// iir_variable_filter
module iir_variable_filter
#(
    parameter DATA_IN_WIDTH  = 16,
    parameter DATA_OUT_WIDTH = 32,
    parameter TAP_WIDTH      = 16,
    parameter FF_TAP_COUNT   = 4,
    parameter FB_TAP_COUNT   = 3,
    parameter NUM_LP_FILTERS = 20
)
(
    input  wire                               clk,
    input  wire                               reset_n,
    input  wire        [8:0]                  filter_index,
    input  wire signed [DATA_IN_WIDTH-1:0]    data_in,
    output wire signed [DATA_OUT_WIDTH-1:0]   data_out
);
    wire [FF_TAP_COUNT*TAP_WIDTH-1:0] B_flat;
    wire [FB_TAP_COUNT*TAP_WIDTH-1:0] A_flat;
    coeff_selector #(
        .TAP_WIDTH(TAP_WIDTH),
        .FF_TAP_COUNT(FF_TAP_COUNT),
        .FB_TAP_COUNT(FB_TAP_COUNT),
        .NUM_LP_FILTERS(NUM_LP_FILTERS)
    ) coeff_sel (
        .filter_index(filter_index),
        .B_flat(B_flat),
        .A_flat(A_flat)
    );
    iir_filter #(
        .DATA_IN_WIDTH(DATA_IN_WIDTH),
        .DATA_OUT_WIDTH(DATA_OUT_WIDTH),
        .TAP_WIDTH(TAP_WIDTH),
        .FF_TAP_COUNT(FF_TAP_COUNT),
        .FB_TAP_COUNT(FB_TAP_COUNT)
    ) IIR (
        .clk(clk),
        .reset_n(reset_n),
        .data_in(data_in),
        .data_out(data_out),
        .B_flat(B_flat),
        .A_flat(A_flat)
    );
endmodule
export LEC_CHECK = 0
export ABC_AREA = 0
export CAP_MARGIN = 20
export CORE_ASPECT_RATIO = 0.5
export CORE_MARGIN = 2
export CORE_UTILIZATION = 72
export CTS_CLUSTER_DIAMETER = 396
export CTS_CLUSTER_SIZE = 99
export PLACE_DENSITY = 0.42
export SLEW_MARGIN = 20
export TNS_END_PERCENT = 5
create_clock -name core_clock -period 8.18 [get_ports {clk}]
run.sh (not shown) runs the stock make flow with config.mk's settings and CLKGATE_MAP_FILE=.
The baseline finished but fails on negative setup slack.
==> next run, changes <==
- ABC_AREA: 0 -> not set
- CORE_ASPECT_RATIO: 0.5 -> not set
- CORE_UTILIZATION: 72 -> 51
- CTS_CLUSTER_DIAMETER: 396 -> not set
- CTS_CLUSTER_SIZE: 99 -> not set
- PLACE_DENSITY: 0.42 -> not set
- TNS_END_PERCENT: 5 -> not set
- clock period: 8.18 -> 4.77 ns (I/O delays scaled with it)
Outcome: The changed run reached the layout checks and failed them: negative setup slack. Cell count rose by a few percent. Hold slack got worse by 0.093 ns. Critical path depth stays the same. Die area rose by well over a third. Routed wire length fell by roughly a tenth. Area after synthesis does not change.
==> next run, changes <==
- CORE_UTILIZATION: 51 -> 60
- clock period: 4.77 -> 14.7 ns (I/O delays scaled with it)
After rerunning: The changed run produced a clean layout; global-route usage went up by 4.5 points; setup slack is better by 7.3 ns.
==> next run, changes <==
- ABC_AREA: not set -> 1
- CORE_UTILIZATION: 60 -> 72
- CTS_CLUSTER_DIAMETER: not set -> 396
- clock period: 14.7 -> 6.81 ns (I/O delays scaled with it)
After rerunning: With this change the flow finished but failed the layout checks on negative setup slack. Design area rose by 5.9%. Die size is lower by about 17%. Register-to-register slack is worse by 6.9 ns. Non-clock buffer count rose by 562. Count of clock-buffer cells in the layout came out higher by 2. Wire length climbs by about 26%.

---

## run A
Starting RTL as in the previous note.
make LEC_CHECK=0 CAP_MARGIN=30 CORE_ASPECT_RATIO=0.55 CORE_MARGIN=6 CORE_UTILIZATION=49 CTS_CLUSTER_DIAMETER=137 GPL_ROUTABILITY_DRIVEN=1 GPL_TIMING_DRIVEN=1 HOLD_SLACK_MARGIN=-0.07 MAX_ROUTING_LAYER=met4 MIN_ROUTING_LAYER=met1 PLACE_DENSITY_LB_ADDON=0.0 SETUP_SLACK_MARGIN=-1.39 SLEW_MARGIN=25 TNS_END_PERCENT=80 finish   # period 22.1 ns
Run A finished every stage and its layout cleared the timing, design-rule and antenna checks.
Input-level comparison between run B and run A:
- TNS_END_PERCENT removed (was 80)
- CAP_MARGIN changed from 30 to 20
- MIN_ROUTING_LAYER removed (was met1)
- SLEW_MARGIN changed from 25 to 20
- PLACE_DENSITY_LB_ADDON removed (was 0.0)
- GPL_TIMING_DRIVEN removed (was 1)
- CORE_ASPECT_RATIO removed (was 0.55)
- MAX_ROUTING_LAYER removed (was met4)
- CORE_MARGIN changed from 6 to 2
- GPL_ROUTABILITY_DRIVEN removed (was 1)
- SETUP_SLACK_MARGIN removed (was -1.39)
- CORE_UTILIZATION changed from 49 to 64
- HOLD_SLACK_MARGIN removed (was -0.07)
- CTS_CLUSTER_DIAMETER removed (was 137)
- the clock period (ns, I/O delays scaled along) changed from 22.1 to 4.77
Findings:
In the reports for run A and run B, the larger final hold slack belongs to run A. Status run B: flow complete, layout not clean - setup timing. The lower fraction of area in registers came out of run B. Comparing run A and run B, the higher setup slack was measured on run A. From run A to run B, synthesized cell count did not move at all. A top routing layer in use of met5 is what run B shows, while met4 belongs to run A. From run A to run B the numbers moved as follows: non-clock buffer count moved up; highest cell delay on the worst timing path shows a reduction of 0.13 ns. In the flow results for run A and run B, the detailed router's first-iteration violation count is larger on run A.
### run B -> run C
- changing CORE_UTILIZATION from 64 to 68
- changing the clock period (ns, I/O delays scaled along) from 4.77 to 6.81
--- outcome ---
Of run B and run C, not a single run came through the flow clean.
Nothing crashed in run B and all stages finished; the problem is that the final layout failed, the offending checks being setup timing.
[run C] flow finished | final checks: failed | reasons: setup timing
Taking run B as the reference, in run C worst hold slack moved up; wire length of the first global-routing pass rose 1200 um; die size saw a decrease; tally of clock buffers in the finished layout picked up an extra 1.
In run C the overall fraction of global-route tracks in use turned out 3.1 points higher than in run B.

---

Starting RTL as in the previous note.
## iir_variable_filter
module iir_variable_filter
#(
    parameter DATA_IN_WIDTH  = 16,
    parameter DATA_OUT_WIDTH = 32,
    parameter TAP_WIDTH      = 16,
    parameter FF_TAP_COUNT   = 4,
    parameter FB_TAP_COUNT   = 3,
    parameter NUM_LP_FILTERS = 20
)
(
    input  wire                               clk,
    input  wire                               reset_n,
    input  wire        [8:0]                  filter_index,
    input  wire signed [DATA_IN_WIDTH-1:0]    data_in,
    output wire signed [DATA_OUT_WIDTH-1:0]   data_out
);
export LEC_CHECK = 0
export ABC_AREA = 1
export CAP_MARGIN = 40
export CORE_MARGIN = 2
export CORE_UTILIZATION = 72
export CTS_CLUSTER_DIAMETER = 396
export CTS_CLUSTER_SIZE = 13
export SETUP_SLACK_MARGIN = 1.37
export SLEW_MARGIN = 20
create_clock -name core_clock -period 6.81 [get_ports {clk}]
The starting point completed and failed the layout checks on negative setup slack.
Next try:
ABC_AREA = unset   (was 1)
CAP_MARGIN = 10   (was 40)
CTS_CLUSTER_DIAMETER = unset   (was 396)
CTS_CLUSTER_SIZE = unset   (was 13)
SETUP_SLACK_MARGIN = unset   (was 1.37)
clock period = 13.0 ns   (was 6.81 ns; I/O delays follow)
Result:
- The new run completed and failed the layout checks on negative setup slack
- clock-buffer cell count rises by 3
- setup slack gets better by 4.4 ns
- final area drops by 4.1%
Next try:
CAP_MARGIN = 20   (was 10)
SETUP_SLACK_MARGIN = -0.9   (was unset)
clock period = 9.66 ns   (was 13.0 ns; I/O delays follow)
Result: The changed run finished but fails on negative setup slack. Final cell count increases by 1.7%. Global-route usage increases by 1.2 points. Die area does not change. Synthesized cell count stays the same. Clock-buffer cell count increases by 2.
Next try:
ABC_AREA = 1   (was unset)
CORE_UTILIZATION = 70   (was 72)
CTS_CLUSTER_DIAMETER = 227   (was unset)
HOLD_SLACK_MARGIN = -0.09   (was unset)
SETUP_SLACK_MARGIN = unset   (was -0.9)
Effect: The changed run finished but failed the layout checks on negative setup slack; sequential share of layout area barely changes; clock skew barely changes; register-to-register slack gains 0.37 ns; final area came out higher slightly; die size rises by a few percent.
Next try:
ABC_AREA = unset   (was 1)
CORE_UTILIZATION = 40   (was 70)
CTS_CLUSTER_DIAMETER = unset   (was 227)
HOLD_SLACK_MARGIN = unset   (was -0.09)
clock period = 14.7 ns   (was 9.66 ns; I/O delays follow)
After rerunning: The new run completed without violations. Global-route usage falls by 31 points. Utilization falls by 36 points. Register-to-register slack improved by 4.5 ns. Count of clock-buffer cells in the layout is unchanged.

---

Starting RTL as in the previous note.
// iir_variable_filter
module iir_variable_filter
#(
    parameter DATA_IN_WIDTH  = 16,
    parameter DATA_OUT_WIDTH = 32,
    parameter TAP_WIDTH      = 16,
    parameter FF_TAP_COUNT   = 4,
    parameter FB_TAP_COUNT   = 3,
    parameter NUM_LP_FILTERS = 20
)
(
    input  wire                               clk,
    input  wire                               reset_n,
    input  wire        [8:0]                  filter_index,
    input  wire signed [DATA_IN_WIDTH-1:0]    data_in,
    output wire signed [DATA_OUT_WIDTH-1:0]   data_out
);
Settings: LEC_CHECK=0, ABC_AREA=1, CAP_MARGIN=5, CORE_MARGIN=2, CORE_UTILIZATION=72, CTS_CLUSTER_DIAMETER=227, HOLD_SLACK_MARGIN=-0.09, SETUP_SLACK_MARGIN=2.48, SLEW_MARGIN=20; clock period 9.66 ns.
The starting point finished but failed the layout checks on setup timing.
Rerun with:
--- a/flow/config.mk
+++ b/flow/config.mk
@@ -8,2 +8 @@
-export ABC_AREA = 1
-export CAP_MARGIN = 5
+export CAP_MARGIN = 20
@@ -11,4 +10 @@
-export CORE_UTILIZATION = 72
-export CTS_CLUSTER_DIAMETER = 227
-export HOLD_SLACK_MARGIN = -0.09
-export SETUP_SLACK_MARGIN = 2.48
+export CORE_UTILIZATION = 9
==> flow/constraint.sdc (replaced) <==
create_clock -name core_clock -period 16.0 [get_ports {clk}]
set_input_delay 3.2000 -clock core_clock [delete_from_list [all_inputs] [get_ports {clk}]]
set_output_delay 3.2000 -clock core_clock [all_outputs]
set_load 0.01 [all_outputs]
After rerunning:
- The new run ran to the end with no violations
- sequential share of layout area came out lower by 0.22 points
- die size went up to 7.9 times its value
- hold slack got worse by 0.025 ns
- register-to-register slack improves by 5.4 ns
- count of clock-buffer cells in the layout goes up by 2
- worst setup slack gets better by 2.9 ns
- critical path depth drops by 11
- cell count rose by 77%
Rerun with:
--- a/flow/config.mk
+++ b/flow/config.mk
@@ -10 +10 @@
-export CORE_UTILIZATION = 9
+export CORE_UTILIZATION = 40
==> flow/constraint.sdc (replaced) <==
create_clock -name core_clock -period 15.0 [get_ports {clk}]
set_input_delay 3.0000 -clock core_clock [delete_from_list [all_inputs] [get_ports {clk}]]
set_output_delay 3.0000 -clock core_clock [all_outputs]
set_load 0.01 [all_outputs]
=> The changed run finished with timing, DRC and antenna clean; core utilization climbs by 33 points; design area fell by about 9%; cell count is lower by 43%; synthesized cell count stays the same; setup slack gets worse by 0.026 ns.
Rerun with:
--- a/flow/config.mk
+++ b/flow/config.mk
@@ -9,2 +9,5 @@
-export CORE_MARGIN = 2
-export CORE_UTILIZATION = 40
+export CORE_ASPECT_RATIO = 0.5
+export CORE_MARGIN = 4
+export CORE_UTILIZATION = 63
+export CTS_CLUSTER_DIAMETER = 393
+export CTS_CLUSTER_SIZE = 98
@@ -11,0 +15 @@
+export TNS_END_PERCENT = 40
=>
- sequential share of layout area barely changes
- non-clock buffer count fell by 27
- design area goes down by 1.6%
- global-route usage went up by 15 points

---

iir_variable_filter again, from the RTL that the note above started with.
clock: 9.66 ns
lec_check: 0
abc_area: 1
cap_margin: 5
core_aspect_ratio: 0.67
core_margin: 2
core_utilization: 72
cts_cluster_diameter: 227
hold_slack_margin: -0.09
setup_slack_margin: 1.17
slew_margin: 20
The starting point finished with negative setup slack left.
Change:
CAP_MARGIN = 10   (was 5)
CORE_ASPECT_RATIO = unset   (was 0.67)
CTS_CLUSTER_DIAMETER = unset   (was 227)
HOLD_SLACK_MARGIN = unset   (was -0.09)
SETUP_SLACK_MARGIN = unset   (was 1.17)
TNS_END_PERCENT = 10   (was unset)
clock period = 8.34 ns   (was 9.66 ns; I/O delays follow)
The new run ran to the end with violations: negative setup slack.
Final area climbs by 0.83%.
Wire length went down by 1.7%.
Synthesized area does not change.
Core utilization went up by 0.96 points.
Die area barely changes.
Non-clock buffer count climbs by 172.
Sequential cell count does not change.
Register-to-register slack is worse by 1.3 ns.
Change:
ABC_AREA = 0   (was 1)
CTS_CLUSTER_DIAMETER = 397   (was unset)
CTS_CLUSTER_SIZE = 100   (was unset)
The changed run finished but fails on negative setup slack.
Fmax shrinks by 5.0%.
Worst setup slack got worse by 0.63 ns.
Clock-buffer cell count climbs by 1.
Critical path depth falls by 15.
Global-route usage fell by 5.2 points.
Worst hold slack is better by 0.18 ns.
Synthesized area goes up by 0.63%.
Final area falls by 0.44%.

---

Starting RTL as in the previous note.
==> flow/design.v (excerpt) <==
module iir_variable_filter
#(
    parameter DATA_IN_WIDTH  = 16,
    parameter DATA_OUT_WIDTH = 32,
    parameter TAP_WIDTH      = 16,
    parameter FF_TAP_COUNT   = 4,
    parameter FB_TAP_COUNT   = 3,
    parameter NUM_LP_FILTERS = 20
)
(
    input  wire                               clk,
    input  wire                               reset_n,
    input  wire        [8:0]                  filter_index,
    input  wire signed [DATA_IN_WIDTH-1:0]    data_in,
    output wire signed [DATA_OUT_WIDTH-1:0]   data_out
);
Settings: LEC_CHECK=0, CAP_MARGIN=40, CORE_ASPECT_RATIO=0.5, CORE_MARGIN=6, CORE_UTILIZATION=58, CTS_CLUSTER_DIAMETER=168, CTS_CLUSTER_SIZE=98, GPL_ROUTABILITY_DRIVEN=0, GPL_TIMING_DRIVEN=1, HOLD_SLACK_MARGIN=0.24, MAX_ROUTING_LAYER=met4, MIN_ROUTING_LAYER=met1, SLEW_MARGIN=5, TNS_END_PERCENT=10; clock period 16.8 ns.
Change:
Settings changed: CAP_MARGIN 40 to 20, CORE_ASPECT_RATIO 0.5 to default, CORE_MARGIN 6 to 2, CORE_UTILIZATION 58 to 65, CTS_CLUSTER_DIAMETER 168 to default, CTS_CLUSTER_SIZE 98 to default, GPL_ROUTABILITY_DRIVEN 0 to default, TNS_END_PERCENT 10 to 25.
Clock period 16.8 ns to 11.3 ns, I/O delays scaled along.
After rerunning:
- The new run completed, yet does not pass: setup timing
- wire length climbs by 3.8%
- final area goes up by 7.0%
- register-to-register slack loses 4800 ps
- clock-buffer cell count came out higher by 3
- synthesized area stays the same
- critical path depth falls by 3
- global-route usage came out higher by 8.8 points
- core utilization climbs by 12 points
Change:
Settings changed: ABC_AREA from default to 1, CORE_UTILIZATION 65 to 72, CTS_CLUSTER_DIAMETER from default to 306, HOLD_SLACK_MARGIN 0.24 to default, PLACE_DENSITY from default to 0.37, SETUP_SLACK_MARGIN from default to -0.27, SLEW_MARGIN 5 to 30.
Clock period 11.3 ns to 8.24 ns, I/O delays scaled along.
Effect: The changed run finished with setup timing left; global-route usage came out higher by 14 points; final cell count came out higher by about 10%; setup slack degrades by 2000 ps; non-clock buffer count came out higher by 453; cell area came out higher by 3.4%; area after synthesis came out lower by 0.62%; via count came out higher by 20%; die area came out lower by 10%; synthesized cell count came out higher by about 7%.
Change:
Settings changed: ABC_AREA 1 to default, CTS_CLUSTER_DIAMETER 306 to default, PLACE_DENSITY 0.37 to default, PLACE_DENSITY_LB_ADDON from default to 0.0, SETUP_SLACK_MARGIN -0.27 to -0.66.
Clock period 8.24 ns to 12.2 ns, I/O delays scaled along.
Effect: The changed run finished with setup timing left; utilization drops by 3.6 points; first-iteration DRC count drops by well over a third; final area drops by a few percent; sequential share of layout area climbs by 0.13 points; clock-buffer cell count is unchanged; synthesized area climbs slightly.
